==> flow/design.v (excerpt) <==
module systolic_top (
    input  logic         i_clk,
    input  logic         i_nrst,
    input  logic         i_reg_clear,
    input  logic         i_pe_en,
    input  logic         i_psum_out_en,
    input  logic [1:0]   i_mode,
    input  logic [63:0]  i_ifmap,    
    input  logic [7:0]   i_weight,
    output logic [127:0] o_ofmap     
);
Size in the first run: roughly 7000 cells after synthesis, ~56000 um^2 of cells after synthesis.
clock: 6.29 ns
lec_check: 0
cap_margin: 40
core_aspect_ratio: 0.5
core_margin: 2
core_utilization: 64
cts_cluster_diameter: 371
cts_cluster_size: 98
place_density: 0.38
slew_margin: 20
tns_end_percent: 15
run.sh (not shown) runs the stock make flow with config.mk's settings and CLKGATE_MAP_FILE=.
The baseline failed in global routing.
Then changed:
CAP_MARGIN = 20   (was 40)
CORE_ASPECT_RATIO = not set   (was 0.5)
CORE_UTILIZATION = 23   (was 64)
CTS_CLUSTER_DIAMETER = not set   (was 371)
CTS_CLUSTER_SIZE = not set   (was 98)
PLACE_DENSITY = not set   (was 0.38)
TNS_END_PERCENT = not set   (was 15)
clock period = 9.65 ns   (was 6.29 ns; I/O delays follow)
After rerunning: This time the run ran to the end with no violations. Synthesized cell count stays the same. Synthesized area is unchanged. Die size increases to 2.7 times its value.
Then changed:
CORE_UTILIZATION = 66   (was 23)
CTS_CLUSTER_SIZE = 34   (was not set)
clock period = 7.69 ns   (was 9.65 ns; I/O delays follow)
What happened:
- With this change the flow died in global routing
- synthesized area is unchanged
- synthesized cell count is unchanged
- die size fell by 65%
Then changed:
CORE_UTILIZATION = 40   (was 66)
CTS_CLUSTER_SIZE = not set   (was 34)
clock period = 10.0 ns   (was 7.69 ns; I/O delays follow)
Effect:
- With this change the flow finished with timing, DRC and antenna clean
- synthesized area does not change
- synthesized cell count is unchanged
- die size goes up by well over a third


systolic_top again, from the RTL that the note above started with.
make LEC_CHECK=0 ABC_AREA=1 CAP_MARGIN=10 CELL_PAD_IN_SITES_DETAIL_PLACEMENT=2 CELL_PAD_IN_SITES_GLOBAL_PLACEMENT=2 CORE_ASPECT_RATIO=1.37 CORE_MARGIN=2 CORE_UTILIZATION=44 CTS_CLUSTER_DIAMETER=300 GPL_ROUTABILITY_DRIVEN=1 GPL_TIMING_DRIVEN=1 MAX_ROUTING_LAYER=met4 MIN_ROUTING_LAYER=met1 PLACE_DENSITY=0.68 SLEW_MARGIN=20 finish   # period 5.95 ns
The starting point failed in detailed placement (3_5_place_dp).
Next try:
--- a/flow/config.mk
+++ b/flow/config.mk
@@ -8,2 +8,2 @@
-export ABC_AREA = 1
-export CAP_MARGIN = 10
+export ABC_AREA = 0
+export CAP_MARGIN = 0
@@ -12 +12 @@
-export CORE_ASPECT_RATIO = 1.37
+export CORE_ASPECT_RATIO = 1.8
@@ -14 +14 @@
-export CORE_UTILIZATION = 44
+export CORE_UTILIZATION = 69
@@ -18 +18 @@
-export MAX_ROUTING_LAYER = met4
+export MAX_ROUTING_LAYER = met5
@@ -20,0 +21 @@
+export SETUP_SLACK_MARGIN = 1.5
Outcome:
- Now the flow never finished: it broke off in global placement without I/O (3_1_place_gp_skip_io)
- die area came out lower by 39%
- synthesized cell count fell by 21%
- synthesized area is lower by 5.4%


systolic_top again, from the RTL that the note above started with.
Settings: LEC_CHECK=0, CAP_MARGIN=20, CELL_PAD_IN_SITES_GLOBAL_PLACEMENT=2, CORE_ASPECT_RATIO=0.65, CORE_MARGIN=2, CORE_UTILIZATION=39, GPL_ROUTABILITY_DRIVEN=0, SLEW_MARGIN=25, TNS_END_PERCENT=95; clock period 10.0 ns.
The first run passed the timing, design-rule and antenna checks.
Then changed:
Settings changed: CELL_PAD_IN_SITES_GLOBAL_PLACEMENT 2 to not set, CORE_ASPECT_RATIO 0.65 to not set, CORE_UTILIZATION 39 to 57, CTS_CLUSTER_SIZE set to 99, GPL_ROUTABILITY_DRIVEN 0 to not set, SLEW_MARGIN 25 to 20, TNS_END_PERCENT 95 to not set.
Clock period 10.0 ns to 5.51 ns, I/O delays scaled along.
=>
- Now the flow finished with setup timing left
- total power grows by well over a third
- worst setup slack loses 2800 ps
- hold slack gets better by 6.9 ps
- critical path depth is higher by 8
- final area rose by a quarter to a third
- synthesized area does not change
- register-to-register slack gets worse by 3800 ps
- synthesized cell count stays the same
- clock skew goes up by 6.7 ps
Then changed:
Settings changed: CORE_UTILIZATION 57 to 61, CTS_CLUSTER_SIZE 99 to not set.
Clock period 5.51 ns to 7.79 ns, I/O delays scaled along.
What happened: The new run produced a layout that fails on setup timing. Power is lower by about 36%. Combinational power came out lower by 38%. Routed wire length fell by 7.8%. Worst setup slack is better by 1900 ps. Utilization is lower by 1.6 points. Design area came out lower by 8.4%.


== build 48 ==
systolic_top again, from the RTL that the note above started with.
// systolic_top
module systolic_top (
    input  logic         i_clk,
    input  logic         i_nrst,
    input  logic         i_reg_clear,
    input  logic         i_pe_en,
    input  logic         i_psum_out_en,
    input  logic [1:0]   i_mode,
    input  logic [63:0]  i_ifmap,    
    input  logic [7:0]   i_weight,
    output logic [127:0] o_ofmap     
);
==> flow/config.mk <==
export PLATFORM = sky130hd
export DESIGN_NAME = systolic_top
export DESIGN_NICKNAME = systolic_top
export VERILOG_FILES = /design/flow/design.v
export SDC_FILE = /design/flow/constraint.sdc
export NUM_CORES = 4
export LEC_CHECK = 0
export CAP_MARGIN = 20
export CELL_PAD_IN_SITES_GLOBAL_PLACEMENT = 3
export CORE_ASPECT_RATIO = 0.65
export CORE_MARGIN = 2
export CORE_UTILIZATION = 40
export SLEW_MARGIN = 25
export TNS_END_PERCENT = 95
==> flow/constraint.sdc <==
create_clock -name core_clock -period 10.0 [get_ports {i_clk}]
set_input_delay 2.0000 -clock core_clock [delete_from_list [all_inputs] [get_ports {i_clk}]]
set_output_delay 2.0000 -clock core_clock [all_outputs]
set_load 0.01 [all_outputs]
In summary, build 48 completed successfully, with a layout that passed the timing, design-rule and antenna checks.
Input-level comparison between build 41 and build 48:
# build 48
export LEC_CHECK = 0
export CAP_MARGIN = 20
export CELL_PAD_IN_SITES_GLOBAL_PLACEMENT = 3
export CORE_ASPECT_RATIO = 0.65
export CORE_MARGIN = 2
export CORE_UTILIZATION = 40
export SLEW_MARGIN = 25
export TNS_END_PERCENT = 95
create_clock -name core_clock -period 10.0 [get_ports {i_clk}]
# build 41
export LEC_CHECK = 0
export ABC_AREA = 0
export CAP_MARGIN = 35
export CELL_PAD_IN_SITES_DETAIL_PLACEMENT = 0
export CORE_MARGIN = 2
export CORE_UTILIZATION = 21
export CTS_CLUSTER_DIAMETER = 77
export CTS_CLUSTER_SIZE = 48
export GPL_ROUTABILITY_DRIVEN = 0
export MAX_ROUTING_LAYER = met4
export MIN_ROUTING_LAYER = met1
export PLACE_DENSITY_LB_ADDON = 0.18
export SLEW_MARGIN = 20
export TNS_END_PERCENT = 65
create_clock -name core_clock -period 10.0 [get_ports {i_clk}]
Findings:
- In summary, build 41 completed successfully, with a layout that passed the timing, design-rule and antenna checks.
- Build 41 vs build 48 — number of cells traversed by the worst register-to-register path dropped by more than 10%
- In the flow results for build 41 and build 48, the worst IR drop on VDD is smaller on build 48.
- Build 41: detailed-route wire length on metal 1 is about 2.5% higher than what build 48 reported.
- Build 41 does worse than build 48 on worst setup margin.
- Between build 41 and build 48, clock network power share is lower for build 41, build 48 comes in above that.
- [compare] base=build 48 new=build 41: final critical-path required period now sits higher, cell area now sits higher, portion of total power attributed to combinational logic now sits higher.
--- input diff build 41..build 22 ---
# build 41
export LEC_CHECK = 0
export ABC_AREA = 0
export CAP_MARGIN = 35
export CELL_PAD_IN_SITES_DETAIL_PLACEMENT = 0
export CORE_MARGIN = 2
export CORE_UTILIZATION = 21
export CTS_CLUSTER_DIAMETER = 77
export CTS_CLUSTER_SIZE = 48
export GPL_ROUTABILITY_DRIVEN = 0
export MAX_ROUTING_LAYER = met4
export MIN_ROUTING_LAYER = met1
export PLACE_DENSITY_LB_ADDON = 0.18
export SLEW_MARGIN = 20
export TNS_END_PERCENT = 65
create_clock -name core_clock -period 10.0 [get_ports {i_clk}]
# build 22
export LEC_CHECK = 0
export CAP_MARGIN = 20
export CORE_MARGIN = 2
export CORE_UTILIZATION = 40
export SLEW_MARGIN = 0
export TNS_END_PERCENT = 95
create_clock -name core_clock -period 10.0 [get_ports {i_clk}]
Findings:
As far as number of buffers between clock root and the deepest sink goes, build 22 and build 41 are indistinguishable; the numbers are identical.
For power, dividing the value from build 41 by the value from build 22 gives 1.07.
Build 41 → build 22: tally of clock buffers in the finished layout higher; final clock period utilization by the worst path higher.
Inputs modified between build 22 and build 92:
# build 22
export LEC_CHECK = 0
export CAP_MARGIN = 20
export CORE_MARGIN = 2
export CORE_UTILIZATION = 40
export SLEW_MARGIN = 0
export TNS_END_PERCENT = 95
create_clock -name core_clock -period 10.0 [get_ports {i_clk}]
# build 92
export LEC_CHECK = 0
export ABC_AREA = 1
export CAP_MARGIN = 35
export CELL_PAD_IN_SITES_DETAIL_PLACEMENT = 0
export CORE_MARGIN = 3
export CORE_UTILIZATION = 21
export CTS_CLUSTER_DIAMETER = 77
export CTS_CLUSTER_SIZE = 48
export GPL_ROUTABILITY_DRIVEN = 1
export MAX_ROUTING_LAYER = met4
export MIN_ROUTING_LAYER = met1
export PLACE_DENSITY_LB_ADDON = 0.21
export SLEW_MARGIN = 20
export TNS_END_PERCENT = 65
create_clock -name core_clock -period 10.0 [get_ports {i_clk}]
### Flow results
- Build 92 went all the way through the flow, and no timing, DRC or antenna check failed.
- Global routing met3 resource utilization: build 92 < build 22
- Diff build 22 -> build 92: setup slack after placement fell 0.34 ns, worst setup skew after layout saw an increase, average cell area after synthesis has decreased, met2 track demand over resource in global routing lost 17 points.
- Compare build 92 and build 22 | filler cell count lower: build 22
- Relative to build 22, fraction of the cycle the final worst path needs has decreased by 1.8 points in build 92.
- Clock network contribution to total cell area was lower in build 92 than in build 22.
No activity file was given, so power comes from the tool's default toggle rates.
